==> inputs of 02-14 <==
==> flow/design.v <==
`timescale 1ns / 1ps
module top_module(
    input  wire        clkr,
    input  wire        rst,
    input  wire        rxr,
    input  wire [4:0]  btnr,
    output wire        spr,
    output wire [7:0]  hr,
    output wire [7:0]  mr,
    output wire [4:0]  date,
    output wire [4:0]  month,
    output wire [7:0]  year,
    output wire [6:0]  seg,
    output wire [3:0]  an,
    output wire        dp
);
    reg [4:0] btnr_prev;
    reg [4:0] btnr_sync;
    wire btn_time_edge;
    wire btn_date_edge;
    wire btn_stopwatch;
    wire btn_sw_reset;       
    wire btn_sw_startstop;   
    always @(posedge clkr) begin
        if (rst) begin
            btnr_sync <= 5'b0;
            btnr_prev <= 5'b0;
        end else begin
            btnr_sync <= btnr;
            btnr_prev <= btnr_sync;
        end
    end
    assign btn_time_edge = btnr_sync[0] && !btnr_prev[0];
    assign btn_date_edge = btnr_sync[1] && !btnr_prev[1];
    assign btn_stopwatch = btnr_sync[2];   
    assign btn_sw_reset = btnr_sync[3] && !btnr_prev[3];      
    assign btn_sw_startstop = btnr_sync[4] && !btnr_prev[4];  
    reg tx_start;
    reg [7:0] tx_data;
    wire tx_busy;
    wire tx_out;
    uart_tx #(
        .BAUD_RATE(9600),
        .CLOCK_FREQ(153_600)
    ) uart_tx_inst (
        .clk(clkr),
        .rst(rst),
        .tx_start(tx_start),
        .tx_data(tx_data),
        .tx(tx_out),
        .tx_busy(tx_busy)
    );
    assign spr = tx_out;
    reg [1:0] tx_state;
    localparam TX_IDLE = 0, TX_WAIT_BUSY = 1, TX_WAIT_DONE = 2;
    always @(posedge clkr) begin
        if (rst) begin
            tx_state <= TX_IDLE;
            tx_start <= 0;
        end else
        case(tx_state)
            TX_IDLE: begin
                tx_start <= 0;
                if (btn_time_edge) begin
                    tx_data <= 8'd0;
                    tx_start <= 1;
                    tx_state <= TX_WAIT_BUSY;
                end
                else if (btn_date_edge) begin
                    tx_data <= 8'd1;
                    tx_start <= 1;
                    tx_state <= TX_WAIT_BUSY;
                end
            end
            TX_WAIT_BUSY: begin
                tx_start <= 0;
                if (tx_busy) begin
                    tx_state <= TX_WAIT_DONE;
                end
            end
            TX_WAIT_DONE: begin
                if (!tx_busy) begin
                    tx_state <= TX_IDLE;
                end
            end
            default: tx_state <= TX_IDLE;
        endcase
    end
    wire rx_ready;
    wire [7:0] rx_data;
    uart_rx #(
        .BAUD_RATE(9600),
        .CLOCK_FREQ(153_600)
    ) uart_rx_inst (
        .clk(clkr),
        .rst(rst),
        .rx(rxr),
        .rx_ready(rx_ready),
        .rx_data(rx_data)
    );
    reg [2:0] rx_state;
    reg [1:0] byte_count;
    localparam RX_IDLE = 0, RX_TIME = 1, RX_DATE = 2;
    reg [7:0] hr_reg, mr_reg, sec_reg;
    reg [4:0] date_reg, month_reg;
    reg [7:0] year_reg;
    assign hr = hr_reg;
    assign mr = mr_reg;
    assign date = date_reg;
    assign month = month_reg;
    assign year = year_reg;
    reg [9:0] clk_1hz_counter;
    reg clk_1hz_pulse;
    always @(posedge clkr) begin
        if (rst) begin
            clk_1hz_counter <= 0;
            clk_1hz_pulse <= 0;
        end else if (clk_1hz_counter == 1_000 - 1) begin
            clk_1hz_counter <= 0;
            clk_1hz_pulse <= 1;
        end else begin
            clk_1hz_counter <= clk_1hz_counter + 1;
            clk_1hz_pulse <= 0;
        end
    end
    always @(posedge clkr) begin
        if (rst) begin
            rx_state <= RX_IDLE;
            byte_count <= 0;
            hr_reg <= 0;
            mr_reg <= 0;
            sec_reg <= 0;
            date_reg <= 0;
            month_reg <= 0;
            year_reg <= 0;
        end else
        case(rx_state)
            RX_IDLE: begin
                byte_count <= 0;
                if (btn_time_edge) begin
                    rx_state <= RX_TIME;
                end
                else if (btn_date_edge) begin
                    rx_state <= RX_DATE;
                end
                else if (clk_1hz_pulse) begin
                    if (sec_reg == 59) begin
                        sec_reg <= 0;
                        if (mr_reg == 59) begin
                            mr_reg <= 0;
                            if (hr_reg == 23) begin
                                hr_reg <= 0;
                            end else begin
                                hr_reg <= hr_reg + 1;
                            end
                        end else begin
                            mr_reg <= mr_reg + 1;
                        end
                    end else begin
                        sec_reg <= sec_reg + 1;
                    end
                end
            end
            RX_TIME: begin
                if (rx_ready) begin
                    case(byte_count)
                        2'd0: hr_reg <= rx_data;
                        2'd1: mr_reg <= rx_data;
                        2'd2: sec_reg <= rx_data;
                    endcase
                    if (byte_count == 2'd2) begin
                        rx_state <= RX_IDLE;
                    end else begin
                        byte_count <= byte_count + 1;
                    end
                end
            end
            RX_DATE: begin
                if (rx_ready) begin
                    case(byte_count)
                        2'd0: date_reg <= rx_data[4:0];
                        2'd1: month_reg <= rx_data[4:0];
                        2'd2: year_reg <= rx_data;
                    endcase
                    if (byte_count == 2'd2) begin
                        rx_state <= RX_IDLE;
                    end else begin
                        byte_count <= byte_count + 1;
                    end
                end
            end
            default: rx_state <= RX_IDLE;
        endcase
    end
    wire [6:0] seg_sw;
    wire [3:0] an_sw;
    wire dp_sw;
    stopwatch_simple sw_inst (
        .CLK100MHZ(clkr),
        .rst(rst),
        .btn_reset(btn_sw_reset),
        .btn_startstop(btn_sw_startstop),
        .seg(seg_sw),
        .an(an_sw),
        .dp(dp_sw)
    );
    wire [6:0] seg_time;
    wire [3:0] an_time;
    wire dp_time;
    reg display_mode;
    always @(posedge clkr) begin
        if (rst) begin
            display_mode <= 0;
        end else if (btn_time_edge) begin
            display_mode <= 0;   
        end else if (btn_date_edge) begin
            display_mode <= 1;   
        end
    end
    seven_seg_display display_inst (
        .clk(clkr),
        .rst(rst),
        .hr(hr_reg),
        .mr(mr_reg),
        .date(date_reg),
        .month(month_reg),
        .mode(display_mode),
        .seg(seg_time),
        .an(an_time),
        .dp(dp_time)
    );
    assign seg = btn_stopwatch ? seg_sw : seg_time;
    assign an = btn_stopwatch ? an_sw : an_time;
    assign dp = btn_stopwatch ? dp_sw : dp_time;
endmodule
module seven_seg_display(
    input wire clk,
    input wire rst,
    input wire [7:0] hr,
    input wire [7:0] mr,
    input wire [4:0] date,
    input wire [4:0] month,
    input wire mode,   
    output reg [6:0] seg,
    output reg [3:0] an,
    output wire dp
);
    assign dp = 1'b1;   
    wire [3:0] hr_tens = hr / 10;
    wire [3:0] hr_ones = hr % 10;
    wire [3:0] mr_tens = mr / 10;
    wire [3:0] mr_ones = mr % 10;
    wire [3:0] date_tens = date / 10;
    wire [3:0] date_ones = date % 10;
    wire [3:0] month_tens = month / 10;
    wire [3:0] month_ones = month % 10;
    reg [1:0] digit_select;
    reg [5:0] refresh_counter;
    always @(posedge clk) begin
        if (rst) begin
            refresh_counter <= 0;
            digit_select <= 0;
        end else begin
        refresh_counter <= refresh_counter + 1;
        if (refresh_counter == 50) begin
            refresh_counter <= 0;
            digit_select <= digit_select + 1;
        end
        end
    end
    reg [3:0] bcd_digit;
    always @(*) begin
        if (mode == 0) begin
            case(digit_select)
                2'b00: begin an = 4'b1110; bcd_digit = mr_ones; end
                2'b01: begin an = 4'b1101; bcd_digit = mr_tens; end
                2'b10: begin an = 4'b1011; bcd_digit = hr_ones; end
                2'b11: begin an = 4'b0111; bcd_digit = hr_tens; end
            endcase
        end else begin
            case(digit_select)
                2'b00: begin an = 4'b1110; bcd_digit = month_ones; end
                2'b01: begin an = 4'b1101; bcd_digit = month_tens; end
                2'b10: begin an = 4'b1011; bcd_digit = date_ones; end
                2'b11: begin an = 4'b0111; bcd_digit = date_tens; end
            endcase
        end
    end
    always @(*) begin
        case(bcd_digit)
            4'd0: seg = 7'b1000000;
            4'd1: seg = 7'b1111001;
            4'd2: seg = 7'b0100100;
            4'd3: seg = 7'b0110000;
            4'd4: seg = 7'b0011001;
            4'd5: seg = 7'b0010010;
            4'd6: seg = 7'b0000010;
            4'd7: seg = 7'b1111000;
            4'd8: seg = 7'b0000000;
            4'd9: seg = 7'b0010000;
            default: seg = 7'b1111111;
        endcase
    end
endmodule
module uart_tx #(
    parameter BAUD_RATE = 9600,
    parameter CLOCK_FREQ = 100_000_000
)(
    input wire clk,
    input wire rst,
    input wire tx_start,
    input wire [7:0] tx_data,
    output reg tx,
    output reg tx_busy
);
    localparam integer CLK_PER_BIT = CLOCK_FREQ / BAUD_RATE;
    reg [3:0] clk_count;
    reg [3:0] bit_index;
    reg [7:0] tx_data_reg;
    reg [2:0] state;
    localparam IDLE = 3'd0;
    localparam START_BIT = 3'd1;
    localparam DATA_BITS = 3'd2;
    localparam STOP_BIT = 3'd3;
    always @(posedge clk) begin
        if (rst) begin
            tx <= 1'b1;
            tx_busy <= 1'b0;
            state <= IDLE;
            clk_count <= 0;
            bit_index <= 0;
        end else
        case(state)
            IDLE: begin
                tx <= 1'b1;
                clk_count <= 0;
                bit_index <= 0;
                tx_busy <= 1'b0;
                if (tx_start) begin
                    tx_data_reg <= tx_data;
                    tx_busy <= 1'b1;
                    state <= START_BIT;
                end
            end
            START_BIT: begin
                tx <= 1'b0;
                if (clk_count < CLK_PER_BIT - 1) begin
                    clk_count <= clk_count + 1;
                end else begin
                    clk_count <= 0;
                    state <= DATA_BITS;
                end
            end
            DATA_BITS: begin
                tx <= tx_data_reg[bit_index];
                if (clk_count < CLK_PER_BIT - 1) begin
                    clk_count <= clk_count + 1;
                end else begin
                    clk_count <= 0;
                    if (bit_index < 7) begin
                        bit_index <= bit_index + 1;
                    end else begin
                        bit_index <= 0;
                        state <= STOP_BIT;
                    end
                end
            end
            STOP_BIT: begin
                tx <= 1'b1;
                if (clk_count < CLK_PER_BIT - 1) begin
                    clk_count <= clk_count + 1;
                end else begin
                    clk_count <= 0;
                    state <= IDLE;
                end
            end
            default: state <= IDLE;
        endcase
    end
endmodule
module uart_rx #(
    parameter BAUD_RATE = 9600,
    parameter CLOCK_FREQ = 100_000_000
)(
    input wire clk,
    input wire rst,
    input wire rx,
    output reg rx_ready,
    output reg [7:0] rx_data
);
    localparam integer CLK_PER_BIT = CLOCK_FREQ / BAUD_RATE;
    reg [3:0] clk_count;
    reg [3:0] bit_index;
    reg [7:0] rx_data_reg;
    reg [2:0] state;
    reg rx_sync, rx_prev;
    localparam IDLE = 3'd0;
    localparam START_BIT = 3'd1;
    localparam DATA_BITS = 3'd2;
    localparam STOP_BIT = 3'd3;
    always @(posedge clk) begin
        if (rst) begin
            rx_sync <= 1'b1;
            rx_prev <= 1'b1;
        end else begin
            rx_sync <= rx;
            rx_prev <= rx_sync;
        end
    end
    always @(posedge clk) begin
        rx_ready <= 1'b0;
        if (rst) begin
            rx_data <= 8'd0;
            state <= IDLE;
            clk_count <= 0;
            bit_index <= 0;
        end else
        case(state)
            IDLE: begin
                clk_count <= 0;
                bit_index <= 0;
                if (rx_prev == 1'b1 && rx_sync == 1'b0) begin
                    state <= START_BIT;
                end
            end
            START_BIT: begin
                if (clk_count < (CLK_PER_BIT / 2) - 1) begin
                    clk_count <= clk_count + 1;
                end else begin
                    clk_count <= 0;
                    if (rx_sync == 1'b0) begin
                        state <= DATA_BITS;
                    end else begin
                        state <= IDLE;
                    end
                end
            end
            DATA_BITS: begin
                if (clk_count < CLK_PER_BIT - 1) begin
                    clk_count <= clk_count + 1;
                end else begin
                    clk_count <= 0;
                    rx_data_reg[bit_index] <= rx_sync;
                    if (bit_index < 7) begin
                        bit_index <= bit_index + 1;
                    end else begin
                        bit_index <= 0;
                        state <= STOP_BIT;
                    end
                end
            end
            STOP_BIT: begin
                if (clk_count < CLK_PER_BIT - 1) begin
                    clk_count <= clk_count + 1;
                end else begin
                    clk_count <= 0;
                    rx_ready <= 1'b1;
                    rx_data <= rx_data_reg;
                    state <= IDLE;
                end
            end
            default: state <= IDLE;
        endcase
    end
endmodule
module stopwatch_simple(
    input  wire CLK100MHZ,
    input  wire rst,
    input  wire btn_reset,       
    input  wire btn_startstop,   
    output reg  [6:0] seg,
    output reg  [3:0] an,
    output wire dp
);
    assign dp = 1'b1;   
    reg running;
    always @(posedge CLK100MHZ) begin
        if (rst || btn_reset) begin
            running <= 0;   
        end else if (btn_startstop) begin
            running <= ~running;   
        end
    end
    reg [6:0] cnt;
    reg tick_10hz;
    always @(posedge CLK100MHZ) begin
        if (rst) begin
            cnt <= 0;
            tick_10hz <= 0;
        end else if (cnt == 100 - 1) begin   
            cnt <= 0;
            tick_10hz <= 1;
        end else begin
            cnt <= cnt + 1;
            tick_10hz <= 0;
        end
    end
    reg [5:0] seconds;   
    reg [5:0] minutes;   
    reg [3:0] centisec;  
    always @(posedge CLK100MHZ) begin
        if (rst || btn_reset) begin
            seconds <= 0;
            minutes <= 0;
            centisec <= 0;
        end else if (running && tick_10hz) begin
            if (centisec == 9) begin
                centisec <= 0;
                if (seconds == 59) begin
                    seconds <= 0;
                    if (minutes == 59) begin
                        minutes <= 0;
                    end else begin
                        minutes <= minutes + 1;
                    end
                end else begin
                    seconds <= seconds + 1;
                end
            end else begin
                centisec <= centisec + 1;
            end
        end
    end
    wire [3:0] s1 = seconds % 10;
    wire [3:0] s10 = seconds / 10;
    wire [3:0] m1 = minutes % 10;
    wire [3:0] m10 = minutes / 10;
    reg [1:0] sel;
    reg [5:0] refresh_cnt;
    always @(posedge CLK100MHZ) begin
        if (rst) begin
            refresh_cnt <= 0;
            sel <= 0;
        end else begin
        refresh_cnt <= refresh_cnt + 1;
        if (refresh_cnt == 50) begin
            refresh_cnt <= 0;
            sel <= sel + 1;
        end
        end
    end
    reg [3:0] digit;
    always @(*) begin
        case(sel)
            2'b00: begin an = 4'b1110; digit = s1; end    
            2'b01: begin an = 4'b1101; digit = s10; end   
            2'b10: begin an = 4'b1011; digit = m1; end    
            2'b11: begin an = 4'b0111; digit = m10; end   
        endcase
    end
    always @(*) begin
        case(digit)
            4'd0: seg = 7'b1000000;
            4'd1: seg = 7'b1111001;
            4'd2: seg = 7'b0100100;
            4'd3: seg = 7'b0110000;
            4'd4: seg = 7'b0011001;
            4'd5: seg = 7'b0010010;
            4'd6: seg = 7'b0000010;
            4'd7: seg = 7'b1111000;
            4'd8: seg = 7'b0000000;
            4'd9: seg = 7'b0010000;
            default: seg = 7'b1111111;
        endcase
    end
endmodule
==> flow/run.sh <==
#!/bin/bash
# the make line also repeats each setting of config.mk as NAME=value (left out here)
make -C /OpenROAD-flow-scripts/flow DESIGN_CONFIG=/design/flow/config.mk WORK_HOME=/design/flow/orfs CLKGATE_MAP_FILE= finish
==> flow/config.mk <==
export PLATFORM = sky130hd
export DESIGN_NAME = top_module
export DESIGN_NICKNAME = top_module
export VERILOG_FILES = /design/flow/design.v
export SDC_FILE = /design/flow/constraint.sdc
export NUM_CORES = 4
export LEC_CHECK = 0
export CAP_MARGIN = 20
export CORE_MARGIN = 2
export CORE_UTILIZATION = 51
export CTS_CLUSTER_SIZE = 50
export SLEW_MARGIN = 20
export TNS_END_PERCENT = 5
==> flow/constraint.sdc <==
create_clock -name core_clock -period 10.0 [get_ports {clkr}]
set_input_delay 2.0000 -clock core_clock [delete_from_list [all_inputs] [get_ports {clkr}]]
set_output_delay 2.0000 -clock core_clock [all_outputs]
set_load 0.01 [all_outputs]
==> 03-04: changes against 02-14 <==
CORE_UTILIZATION = 57   (was 51)
CTS_CLUSTER_DIAMETER = 49   (was not set)
CTS_CLUSTER_SIZE = 63   (was 50)
TNS_END_PERCENT = not set   (was 5)
==> results.cfg <==
; physical design summary
[outcome]
outcome = no timing/DRC/antenna violations

[finish]
final_util_pct = 63.95
nonClkBufAreaFrac_pct = 5.023

[floorplan]
die_w_um = 138.2
core_area_um2 = 17840
die_y_um = 138.2

[routing]
m1WireLength_mm = 11.27
vias_per_cell = 5.993

[clock_tree]
clk_latency_ps = 420

[sta]
period_minus_slack_ps = 8641
fin_ws_ps = 1359
slew_headroom_pct = 23.39

[placed_design]
placed_cells = 1486

[grt]
grt_pass1_wl_mm = 39.61
grt_max_degree = 96
grt_util_met1_pct = 33.46
That was 03-04.
==> results.cfg <==
; physical design summary
[outcome]
outcome = no timing/DRC/antenna violations

[grt]
grt_pass1_wl_mm = 39.38
grt_util_met1_pct = 29.30
grt_max_degree = 66

[floorplan]
die_w_um = 145.9
core_area_um2 = 19590
die_y_um = 145.9

[synth]
ys_sh_mux_pct = 9.990

[critical_path]
r2r_slack_ps = 7020

[sta]
fin_ws_ps = 1281
slew_headroom_pct = 29.41
period_minus_slack_ps = 8719
hold_slack_ps = 431.3

[finish]
nonClkBufAreaFrac_pct = 4.929
final_util_pct = 58.57

[routing]
dr_wl_met2_mm = 11.27

[clock_tree]
clk_latency_ps = 430
That was 02-14.
